== run A ==
Design bdm, start of the top module:
module bdm(
	input clk,
	input rst,
	input bkgd_in,
	output bkgd_out,
	output bkgd_is_high_z,
	output mcu_pwr,
	output mcu_vpp,
	input do_read,
	input do_write,
	input do_start_mcu,
	input do_stop_mcu,
	input do_delay,
	input do_echo_test,
	input do_enable_vpp,
	input do_disable_vpp,
	input do_echo_sync_value,
	input do_resync,
	input [7:0] data_in,
	output [7:0] data_out,
	output ready,
	output reg valid,
	output [3:0] debug
);
Size in the first run: about 1400 cells after synthesis, about 200 flip-flops.
clock: 4.89 ns
lec_check: 0
cap_margin: 20
cell_pad_in_sites_detail_placement: 0
core_aspect_ratio: 0.78
core_margin: 2
core_utilization: 18
max_routing_layer: met5
min_routing_layer: met2
place_density_lb_addon: 0.2
setup_slack_margin: 0.94
slew_margin: 0
run.sh (not shown) runs the stock make flow with config.mk's settings and CLKGATE_MAP_FILE=.
Here is what was changed in the inputs of run B compared with run A.
- a deleted MAX_ROUTING_LAYER that had been met5
- a deleted CORE_ASPECT_RATIO that had been 0.78
- a deleted SETUP_SLACK_MARGIN that had been 0.94
- a change of CORE_UTILIZATION from 18 to 66
- a deleted PLACE_DENSITY_LB_ADDON that had been 0.2
- a deleted CELL_PAD_IN_SITES_DETAIL_PLACEMENT that had been 0
- a change of SLEW_MARGIN from 0 to 20
- a deleted MIN_ROUTING_LAYER that had been met2
- a change of the clock period (ns, I/O delays scaled along) from 4.89 to 3.33
Findings:
- Every stage of the flow completed for run B, and the final layout passed the timing, DRC and antenna checks.
- The clock network area share of run B and that of run A are within noise of each other.
- Run B vs run A — clock network power share dropped 0.5 points.
- Run B -> run A: area figure in the yosys stat output delta 0, exact match
- Summary of run B over run A: max-slew headroom at the worst pin went up, combinational fraction of design power has decreased, power went up by about 40%, design area -4.8%, die area down 72%.
Edits applied to the flow inputs when going from run B to run C:
- TNS_END_PERCENT now 10, previously not set
- CTS_CLUSTER_SIZE now 98, previously not set
- CORE_UTILIZATION now 72, was 66
- ABC_AREA now 1, previously not set
- the clock period (ns, I/O delays scaled along) now 2.26, was 3.33
Results
- | run C | all stages done | FAIL | setup timing |
- Run C reports its start point of the critical path as sync_controller.state[2]$_SDFFE_PP0P_ while run B reports sync_controller.sync_count[0]$_SDFFE_PP0P_.
- For run B, the path type of the worst setup path was flop to flop, unlike run C, where it was flop to output port.
- Part of the total power dissipated in sequential elements: run C vs run B up 0.4 points
- Looking at violation tally from detailed-route iteration zero, run C sits above run B.
- Note that the total non-filler cell area in the finished layout recorded for run B amounts to 0.896 times the value seen in run C.
- Run B → run C: non-clock buffer count increased about 38%; inserted tap cell count now larger; instance tally after logic synthesis saw an increase.
- Relative to run B, the part of the power in combinational logic of run C is higher by 3.4 points.
- Run C vs run B — via density per instance dropped 0.46.
- Via count: run C higher than run B

========
## lane 1
bdm again, from the RTL that the note above started with.
// bdm
module bdm(
	input clk,
	input rst,
	input bkgd_in,
	output bkgd_out,
	output bkgd_is_high_z,
	output mcu_pwr,
	output mcu_vpp,
	input do_read,
	input do_write,
	input do_start_mcu,
	input do_stop_mcu,
	input do_delay,
	input do_echo_test,
	input do_enable_vpp,
	input do_disable_vpp,
	input do_echo_sync_value,
	input do_resync,
	input [7:0] data_in,
	output [7:0] data_out,
	output ready,
	output reg valid,
	output [3:0] debug
);
clock: 2.31 ns
lec_check: 0
abc_area: 0
cap_margin: 20
core_margin: 2
core_utilization: 72
cts_cluster_diameter: 95
cts_cluster_size: 14
setup_slack_margin: 0.42
slew_margin: 20
Lane 1 | ERROR | 5_1_grt
Input-level comparison between lane 2 and lane 1:
Settings: SETUP_SLACK_MARGIN removed (was 0.42); CTS_CLUSTER_DIAMETER removed (was 95); ABC_AREA changed from 0 to 1; CTS_CLUSTER_SIZE removed (was 14); the clock period (ns, I/O delays scaled along) changed from 2.31 to 2.8.
Findings:
Lane 2 was carried through to the last stage, and its layout satisfied the timing, DRC and antenna checks. In lane 2 relative to lane 1, die size had gone up by more than 10%. | die extent in x | higher: lane 2 |. Lane 2 against lane 1: area after synthesis picked up an extra 11%, number of buffers inserted by post-CTS setup repair now smaller.
Edits applied to the flow inputs when going from lane 2 to lane 3:
Settings: setting CTS_CLUSTER_SIZE to 98 for the first time; setting SETUP_SLACK_MARGIN to 0.56 for the first time; setting CTS_CLUSTER_DIAMETER to 400 for the first time; setting TNS_END_PERCENT to 10 for the first time; changing the clock period (ns, I/O delays scaled along) from 2.8 to 2.26.
==> results <==
- Flow for lane 3 halted at 5_1_grt, error code GRT-0232.
- Re count of placed standard cells including taps: lane 3 and lane 2 aren't equal, and the lower value belongs to lane 2.
- Lane 3 ended up with a higher post-cts gate resize count than lane 2 did.
- Comparing lane 3 and lane 2, the lower instance area at placement is on lane 2.
--- input diff lane 3..lane 4 ---
Settings: SETUP_SLACK_MARGIN changed from 0.56 to 0.53.
==> comparison <==
None of the runs lane 3 and lane 4 ends with a clean layout.
Lane 4: GRT-0232 in 5_1_grt -> run aborted
Lane 3 did not finish: a tool error stopped it during 5_1_grt.
From lane 3 to lane 4 the numbers moved as follows: half-perimeter wire length after detailed placement higher, clock sink total roughly the same.
[inputs] lane 5 vs lane 4
Settings: clearing TNS_END_PERCENT, which used to be 10; clearing SETUP_SLACK_MARGIN, which used to be 0.53; clearing CTS_CLUSTER_DIAMETER, which used to be 400; swapping 72 for 66 in CORE_UTILIZATION; clearing ABC_AREA, which used to be 1; clearing CTS_CLUSTER_SIZE, which used to be 98; swapping 2.26 for 3.36 in the clock period (ns, I/O delays scaled along).
==> results <==
Diff lane 4 and lane 5: synthesized-area fraction occupied by xor and xnor cells higher in lane 5. Half-perimeter wire length of the detailed placement result for lane 5 is lower than for lane 4. Compared to lane 4, lane 5 has synthesized cell count 567 lower. Delta (lane 5 minus lane 4): number of distinct library cells after synthesis up about 45%; adder-cell area share of the yosys netlist went up 0.36 points; post-synthesis share of cell area spent on and, or, nand and nor gates shows a reduction of 11 points. Both conditions hold for lane 5: the flow ran to the end and the final layout passed the timing, DRC and antenna checks.

========
job 101:
Starting RTL as in the previous note.
==> flow/config.mk <==
export PLATFORM = sky130hd
export DESIGN_NAME = bdm
export DESIGN_NICKNAME = bdm
export VERILOG_FILES = /design/flow/design.v
export SDC_FILE = /design/flow/constraint.sdc
export NUM_CORES = 4
export LEC_CHECK = 0
export CAP_MARGIN = 20
export CORE_MARGIN = 2
export CORE_UTILIZATION = 23
export SLEW_MARGIN = 20
==> flow/constraint.sdc <==
create_clock -name core_clock -period 4.08 [get_ports {clk}]
set_input_delay 0.8160 -clock core_clock [delete_from_list [all_inputs] [get_ports {clk}]]
set_output_delay 0.8160 -clock core_clock [all_outputs]
set_load 0.01 [all_outputs]
Edits applied to the flow inputs when going from job 101 to job 102:
Settings: CORE_UTILIZATION changed from 23 to 72; ABC_AREA newly set to 0; CTS_CLUSTER_SIZE newly set to 13; SETUP_SLACK_MARGIN newly set to 0.32; CTS_CLUSTER_DIAMETER newly set to 89; the clock period (ns, I/O delays scaled along) changed from 4.08 to 2.27.
Notes after the runs:
- Job 102 vs job 101: height of the die down by more than a quarter
- For job 102, the flow was terminated by a tool error in 5_1_grt and produced no final design.
- Compared with job 101, in job 102 area after detailed placement now sits higher; synthesized chip area reported by yosys barely changed; post-CTS setup buffer count has increased.
- As far as synthesized cell count goes, job 101 and job 102 are indistinguishable; the numbers are identical.
- Summary of job 102 over job 101: horizontal die dimension -about 43%; overall chip area decreased about 70%.
- Job 102 vs job 101 — placer congestion estimate rose 15%.
Relative to job 102, the following input files were edited for job 103:
Settings: CTS_CLUSTER_SIZE removed (was 13); CORE_UTILIZATION changed from 72 to 40; SETUP_SLACK_MARGIN removed (was 0.32); CTS_CLUSTER_DIAMETER removed (was 89); ABC_AREA removed (was 0); the clock period (ns, I/O delays scaled along) changed from 2.27 to 5.0.
--- outcome ---
Job 103 vs. job 102: number of buffers created by CTS moved up, last weighted congestion value of the routability-driven placer moved down, setup slack at placement moved up, cell count listed in synth_stat.txt level, standard-cell row count moved up.
Diff job 103..job 102 | cell area after synthesis | negligible
Summary of job 103 and job 102: one run falls short of a clean finish, namely job 102.
Job 102 did not finish; a tool error ended it in 5_1_grt.
Going from job 102 to job 103, post-CTS setup buffer count dropped 37; cell total after placement climbed 0.46%; area share of xor/xnor cells in the synthesized design held steady; die area has increased; starting utilization of the core area shrank by 33 points.
The inputs of job 104 differ from those of job 103 as listed below.
Settings: a change of CORE_MARGIN from 2 to 6; an added CTS_CLUSTER_DIAMETER of 370; an added MAX_ROUTING_LAYER of met4; a change of CORE_UTILIZATION from 40 to 30; an added CELL_PAD_IN_SITES_GLOBAL_PLACEMENT of 3; an added ABC_AREA of 0.
Findings:
- As of job 104, number of CTS-inserted buffers had risen by a little under 10% compared to job 103.
- Average wire per cell in the routed design ended up 13% higher on job 104 than on job 103.
- Job 103 → job 104: share of cell area taken by flip-flops and latches down 0.94 points; first-pass GRT wire length up about 18%.
- Job 104 — clock-buffer cell count 8 higher, job 103 as reference
- Share of power burned in combinational logic in job 104 is 0.2 points lower than in job 103
- On die size: between job 104 and job 103, it ends up lower for job 103.
- [compare] base=job 103 new=job 104: transition time at the pin with the least slew margin rose by 42 ps, share of final layout cell area taken by clock buffers and inverters rose by 0.61 points.
The following lists how job 105 was set up differently from job 104:
Settings: clearing ABC_AREA, which used to be 0; clearing MAX_ROUTING_LAYER, which used to be met4; clearing CELL_PAD_IN_SITES_GLOBAL_PLACEMENT, which used to be 3; swapping 6 for 2 in CORE_MARGIN; clearing CTS_CLUSTER_DIAMETER, which used to be 370; swapping 30 for 68 in CORE_UTILIZATION; swapping 5.0 for 3.42 in the clock period (ns, I/O delays scaled along).
[summary]
Job 104 and job 105: one clean run, job 104; the rest did not finish clean.
[flow] job 105 | stages: complete | final checks: fail | reason: setup timing
Job 104 ended up with in2out as its class of the most critical setup path; job 105 ended up with reg2out.
Looking at total met3 wirelength after detailed routing, job 105 sits above job 104.
Reported for job 104 and job 105, count of sequential standard cells turned out identical to the last digit.
Post-synthesis instance total across job 104 and job 105: no real change.
For job 105, the critical path endpoint was bkgd_is_high_z, unlike job 104, where it was ready.
Going from job 104 to job 105, post-layout total power grows by 1.6 mW.
In job 105, flop-to-flop setup slack is lower than in job 104.
Diff job 104 -> job 105: per-cell via count in the routed design moved up, power attributed to the clock group moved up.
Power figures rest on the tool's default switching activity, not on a simulated workload.
